==> inputs of run Y <==
==> flow/design.v <==
module booth_sel(
  input [2:0] src,
  output [3:0] sel
);
wire y_add,y,y_sub;
wire sel_negative,sel_double_negative,sel_positive,sel_double_positive;
assign {y_add,y,y_sub} = src;
assign sel_negative =  y_add & (y & ~y_sub | ~y & y_sub);
assign sel_positive = ~y_add & (y & ~y_sub | ~y & y_sub);
assign sel_double_negative =  y_add & ~y & ~y_sub;
assign sel_double_positive = ~y_add &  y &  y_sub;
assign sel={sel_negative,sel_positive,sel_double_negative,sel_double_positive};
endmodule
module booth_result_sel(
  input [3:0] sel,
  input [1:0] src,
  output      p 
);
wire x,x_sub;
wire sel_negative,sel_double_negative,sel_positive,sel_double_positive;
assign {sel_negative,sel_positive,sel_double_negative,sel_double_positive}=sel;
assign {x,x_sub} =src;
assign p = ~(~(sel_negative & ~x) & ~(sel_double_negative & ~x_sub) 
           & ~(sel_positive & x ) & ~(sel_double_positive &  x_sub));
endmodule
module booth_partial
#(
    parameter WIDTH = 34
)
(
  input [2*WIDTH-1:0]  x_src,
  input [2:0] y_src,
  output [2*WIDTH-1:0]   p_result,
  output                cout 
);
wire y_add,y,y_sub;
assign {y_add,y,y_sub} = y_src;
wire [3:0] sel;
wire sel_negative,sel_double_negative,sel_positive,sel_double_positive;
assign {sel_negative,sel_positive,sel_double_negative,sel_double_positive}=sel;
assign cout=sel_negative || sel_double_negative;
booth_sel booth_sel(
    .src    (y_src),
    .sel    (sel)
);
booth_result_sel partial0(.sel (sel), .src ({x_src[0],1'b0}), .p (p_result[0]));
genvar x;
generate for ( x =1;x<WIDTH*2;x=x+1) begin : gen_partial
    booth_result_sel partial(.sel (sel), .src (x_src[x:x-1]), .p (p_result[x]));
end endgenerate
endmodule
module switch_17x68bits(
   input [1155:0] part_group,
      output [1155:0] sw_group
);
wire [67:0] po16,po15,po14,po13,po12,po11,po10,po09,po08,po07,po06,po05,po04,po03,po02,po01,po00;
assign {po16,po15,po14,po13,po12,po11,po10,po09,po08,po07,po06,po05,po04,po03,po02,po01,po00} = part_group;
genvar x;
generate for ( x =0;x<68;x=x+1) begin : gen_switch
    assign sw_group[(x+1)*17-1:x*17] = {po16[x],po15[x],po14[x],po13[x],po12[x],po11[x],po10[x],po09[x],
                                     po08[x],po07[x],po06[x],po05[x],po04[x],po03[x],po02[x],po01[x],po00[x]};
end endgenerate
endmodule
module walloc_17bits(
    input [16:0] src_in,
    input [13:0]  cin,
    output [13:0] cout_group,
    output      cout,s
);
wire [13:0] c;
wire [4:0] first_s;
csa csa0 (.in (src_in[16:14]), .cout (c[4]), .s (first_s[4]) );
csa csa1 (.in (src_in[13:11]), .cout (c[3]), .s (first_s[3]) );
csa csa2 (.in (src_in[10:08]), .cout (c[2]), .s (first_s[2]) );
csa csa3 (.in (src_in[07:05]), .cout (c[1]), .s (first_s[1]) );
csa csa4 (.in (src_in[04:02]), .cout (c[0]), .s (first_s[0]) );
wire [3:0] secnod_s;
csa csa5 (.in ({first_s[4:2]}             ), .cout (c[8]), .s (secnod_s[3]));
csa csa6 (.in ({first_s[1:0],src_in[1]}   ), .cout (c[7]), .s (secnod_s[2]));
csa csa7 (.in ({src_in[0],cin[4:3]}       ), .cout (c[6]), .s (secnod_s[1]));
csa csa8 (.in ({cin[2:0]}                 ), .cout (c[5]), .s (secnod_s[0]));
wire [1:0] thrid_s;
csa csa9 (.in (secnod_s[3:1]          ), .cout (c[10]), .s (thrid_s[1]));
csa csaA (.in ({secnod_s[0],cin[6:5]} ), .cout (c[09]), .s (thrid_s[0]));
wire [1:0] fourth_s;
csa csaB (.in ({thrid_s[1:0],cin[10]} ),  .cout (c[12]), .s (fourth_s[1]));
csa csaC (.in ({cin[9:7]             }),  .cout (c[11]), .s (fourth_s[0]));
wire fifth_s;
csa csaD (.in ({fourth_s[1:0],cin[11]}),  .cout (c[13]), .s (fifth_s));
csa csaE (.in ({fifth_s,cin[13:12]}   ),  .cout (cout),  .s  (s));
assign cout_group = c;
endmodule
module csa(
  input [2:0] in,
  output cout,s
);
wire a,b,cin;
assign a=in[2];
assign b=in[1];
assign cin=in[0];
assign s = a ^ b ^ cin;
assign cout = a & b | b & cin | a & cin;
endmodule
module booth_walloc# (parameter COMPUTER_WIDTH=32,parameter WIDTH =COMPUTER_WIDTH+2)
(
  input               clk           ,
  input               reset         ,
  input  [COMPUTER_WIDTH:0] src1,
  input  [COMPUTER_WIDTH:0] src2,
  input         in_valid,
  output reg    in_ready,
  output reg    out_valid,
  output [COMPUTER_WIDTH*2-1:0] result
);
reg [WIDTH-1:0] multiplier;
reg [WIDTH*2-1:0] multiplicand;
reg first_doing;
wire ready_to_doing;
assign ready_to_doing = in_ready && in_valid;
always@(posedge clk ) begin
      if (reset ) begin
        in_ready <=1'b0;
      end
      else begin
        in_ready<=1'b1;
      end
      if (ready_to_doing) begin
        first_doing<=1'b1;
      end
      else begin
        first_doing <= 1'b0;
      end
      out_valid <= first_doing;
end
always @(posedge clk ) begin
  if (ready_to_doing) begin
    multiplicand <= {{WIDTH{src1[COMPUTER_WIDTH]}},src1};
    multiplier <= {src2[COMPUTER_WIDTH],src2};
  end
end
wire [1155:0] part_group;
wire [16:0]   part_cout;
booth_partial part0 (.x_src (multiplicand), .y_src({multiplier[1:0],1'b0}), 
                        .p_result (part_group[67:0]), .cout(part_cout[0]));
genvar x;
generate for ( x =1;x<17;x=x+1) begin : gen_walloc_partial
booth_partial part (
                    .x_src ({multiplicand[2*WIDTH-1-2*x:0],
                    {2*x{1'b0}}}), 
                    .y_src({multiplier[(x+1)*2-1:x*2-1]}), 
                    .p_result (part_group[(x+1)*68-1:x*68]), .cout(part_cout[x]));
end endgenerate
wire [1155:0] swo_group; 
switch_17x68bits switch (.part_group (part_group), .sw_group (swo_group));
wire [937:0] wt_cout; 
wire [66:0]  wt_c;
wire [67:0]  wt_s;
walloc_17bits walloc00 (.src_in (swo_group[16:0]), .cin({part_cout[13:0]}), 
                    .cout_group (wt_cout[13:0]),  .cout(wt_c[0]), .s (wt_s[0]));
genvar y;
generate for ( y =1;y<67;y=y+1) begin : gen_walloc
walloc_17bits walloc  (.src_in (swo_group[(y+1)*17-1:y*17]), .cin({wt_cout[y*14-1:(y-1)*14]}), 
                    .cout_group (wt_cout[(y+1)*14-1:y*14]),  .cout(wt_c[y]), .s (wt_s[y]));
end endgenerate
walloc_17bits walloc67(.src_in (swo_group[1155:1139]), .cin({wt_cout[937:924]}), 
                    .cout_group (),  .cout(), .s (wt_s[67]));
reg [67:0] wt_s_buf,wt_c_buf;
reg  part_next_highest_bit;
always@(posedge clk ) begin
  if (first_doing) begin
    wt_c_buf <= {wt_c,part_cout[14]};
    wt_s_buf <= {wt_s};
    part_next_highest_bit <= part_cout[15];
  end
end
wire [WIDTH*2-1:0] adder_a;
wire [WIDTH*2-1:0] adder_b;
wire              adder_cin;
wire [WIDTH*2-1:0] adder_result;
wire        adder_cout;
assign adder_a   = wt_c_buf;
assign adder_b   = wt_s_buf;
assign adder_cin = part_next_highest_bit;
assign {adder_cout, adder_result} = adder_a + adder_b + {{WIDTH*2-2{1'b0}},adder_cin};
assign result = adder_result[COMPUTER_WIDTH*2-1:0];
endmodule
==> flow/run.sh <==
#!/bin/bash
# the make line also repeats each setting of config.mk as NAME=value (left out here)
make -C /OpenROAD-flow-scripts/flow DESIGN_CONFIG=/design/flow/config.mk WORK_HOME=/design/flow/orfs CLKGATE_MAP_FILE= finish
==> flow/config.mk <==
export PLATFORM = sky130hd
export DESIGN_NAME = booth_walloc
export DESIGN_NICKNAME = booth_walloc
export VERILOG_FILES = /design/flow/design.v
export SDC_FILE = /design/flow/constraint.sdc
export NUM_CORES = 4
export LEC_CHECK = 0
export CAP_MARGIN = 20
export CORE_MARGIN = 2
export CORE_UTILIZATION = 69
export CTS_CLUSTER_DIAMETER = 239
export CTS_CLUSTER_SIZE = 53
export MAX_ROUTING_LAYER = met4
export SLEW_MARGIN = 20
export TNS_END_PERCENT = 70
==> flow/constraint.sdc <==
create_clock -name core_clock -period 5.36 [get_ports {clk}]
set_input_delay 1.0720 -clock core_clock [delete_from_list [all_inputs] [get_ports {clk}]]
set_output_delay 1.0720 -clock core_clock [all_outputs]
set_load 0.01 [all_outputs]
==> inputs of run C, as changes to run Y <==
==> flow/config.mk (replaced) <==
export PLATFORM = sky130hd
export DESIGN_NAME = booth_walloc
export DESIGN_NICKNAME = booth_walloc
export VERILOG_FILES = /design/flow/design.v
export SDC_FILE = /design/flow/constraint.sdc
export NUM_CORES = 4
export LEC_CHECK = 0
export CAP_MARGIN = 25
export CORE_MARGIN = 2
export CORE_UTILIZATION = 40
export CTS_CLUSTER_DIAMETER = 306
export SLEW_MARGIN = 20
export TNS_END_PERCENT = 25
==> flow/constraint.sdc (replaced) <==
create_clock -name core_clock -period 7.5 [get_ports {clk}]
set_input_delay 1.5000 -clock core_clock [delete_from_list [all_inputs] [get_ports {clk}]]
set_output_delay 1.5000 -clock core_clock [all_outputs]
set_load 0.01 [all_outputs]
==> results <==
- Combinational power: run C is smaller than run Y (about 30%).
- Area after synthesis is the same in run C and run Y.
- In run C the worst hold slack is worse than in run Y, by 0.057 ns.
- Against run C, the cell count of run Y is lower by about 8%.
- Of run C and run Y, run C has the higher worst setup slack (gap 0.72 ns).
- Between run Y and run C, the lower sequential share of layout area is in run Y (gap 0.40 points).
- Against run Y, the die size of run C is higher by 71%.

---

==> job 7570 <==
// booth_walloc: RTL as listed in full above, without the edits since
Settings: LEC_CHECK=0, ABC_AREA=1, CAP_MARGIN=20, CELL_PAD_IN_SITES_DETAIL_PLACEMENT=2, CORE_MARGIN=5, CORE_UTILIZATION=47, GPL_ROUTABILITY_DRIVEN=0, HOLD_SLACK_MARGIN=0.06, MAX_ROUTING_LAYER=met5, PLACE_DENSITY_LB_ADDON=0.23, SLEW_MARGIN=20; clock period 7.5 ns.
run.sh (not shown) runs the stock make flow with config.mk's settings and CLKGATE_MAP_FILE=.
==> job 8655: changes against job 7570 <==
==> flow/config.mk (replaced) <==
export PLATFORM = sky130hd
export DESIGN_NAME = booth_walloc
export DESIGN_NICKNAME = booth_walloc
export VERILOG_FILES = /design/flow/design.v
export SDC_FILE = /design/flow/constraint.sdc
export NUM_CORES = 4
export LEC_CHECK = 0
export CAP_MARGIN = 20
export CORE_MARGIN = 2
export CORE_UTILIZATION = 67
export CTS_CLUSTER_DIAMETER = 279
export CTS_CLUSTER_SIZE = 100
export PLACE_DENSITY = 0.37
export SLEW_MARGIN = 20
==> flow/constraint.sdc (replaced) <==
create_clock -name core_clock -period 6.85 [get_ports {clk}]
set_input_delay 1.3700 -clock core_clock [delete_from_list [all_inputs] [get_ports {clk}]]
set_output_delay 1.3700 -clock core_clock [all_outputs]
set_load 0.01 [all_outputs]
==> job 6065: changes against job 7570 <==
--- a/flow/config.mk
+++ b/flow/config.mk
@@ -9,9 +9,12 @@
 export CAP_MARGIN = 20
-export CELL_PAD_IN_SITES_DETAIL_PLACEMENT = 2
-export CORE_MARGIN = 5
-export CORE_UTILIZATION = 47
+export CORE_ASPECT_RATIO = 1.02
+export CORE_MARGIN = 2
+export CORE_UTILIZATION = 72
+export CTS_CLUSTER_DIAMETER = 346
+export CTS_CLUSTER_SIZE = 37
 export GPL_ROUTABILITY_DRIVEN = 0
-export HOLD_SLACK_MARGIN = 0.06
 export MAX_ROUTING_LAYER = met5
-export PLACE_DENSITY_LB_ADDON = 0.23
+export MIN_ROUTING_LAYER = met1
+export PLACE_DENSITY = 0.65
 export SLEW_MARGIN = 20
+export TNS_END_PERCENT = 5
==> flow/constraint.sdc (replaced) <==
create_clock -name core_clock -period 3.89 [get_ports {clk}]
set_input_delay 0.7780 -clock core_clock [delete_from_list [all_inputs] [get_ports {clk}]]
set_output_delay 0.7780 -clock core_clock [all_outputs]
set_load 0.01 [all_outputs]
==> job 7896: changes against job 7570 <==
==> flow/config.mk (replaced) <==
export PLATFORM = sky130hd
export DESIGN_NAME = booth_walloc
export DESIGN_NICKNAME = booth_walloc
export VERILOG_FILES = /design/flow/design.v
export SDC_FILE = /design/flow/constraint.sdc
export NUM_CORES = 4
export LEC_CHECK = 0
export CAP_MARGIN = 20
export CORE_MARGIN = 2
export CORE_UTILIZATION = 70
export CTS_CLUSTER_SIZE = 37
export SETUP_SLACK_MARGIN = 0.27
export SLEW_MARGIN = 20
==> flow/constraint.sdc (replaced) <==
create_clock -name core_clock -period 5.07 [get_ports {clk}]
set_input_delay 1.0140 -clock core_clock [delete_from_list [all_inputs] [get_ports {clk}]]
set_output_delay 1.0140 -clock core_clock [all_outputs]
set_load 0.01 [all_outputs]
==> results <==
Of job 7896 and job 8655, job 8655 has the higher setup slack (gap 0.49 ns). Against job 7896, the total power of job 8655 is smaller by 31%. Between job 8655 and job 7896, the lower final cell count is in job 8655 (gap 3.7%, measured against job 7896). Against job 7896, the critical path depth of job 8655 is lower by 6. Between job 7896 and job 8655, the lower via count is in job 8655 (gap about 10%, measured against job 8655). Synthesized cell count: job 7896 is lower than job 7570 (12%). Of job 8655 and job 7896, job 7896 has the higher combinational power (gap about 30%, measured against job 7896). Job 6065 stopped in global routing (5_1_grt), error GRT-0116. Job 7570 did not get past global routing (5_1_grt), error GRT-0116. Job 7896 finished with negative setup slack left. Job 8655 passed the timing, DRC and antenna checks.
No activity file was given, so power comes from the tool's default toggle rates.
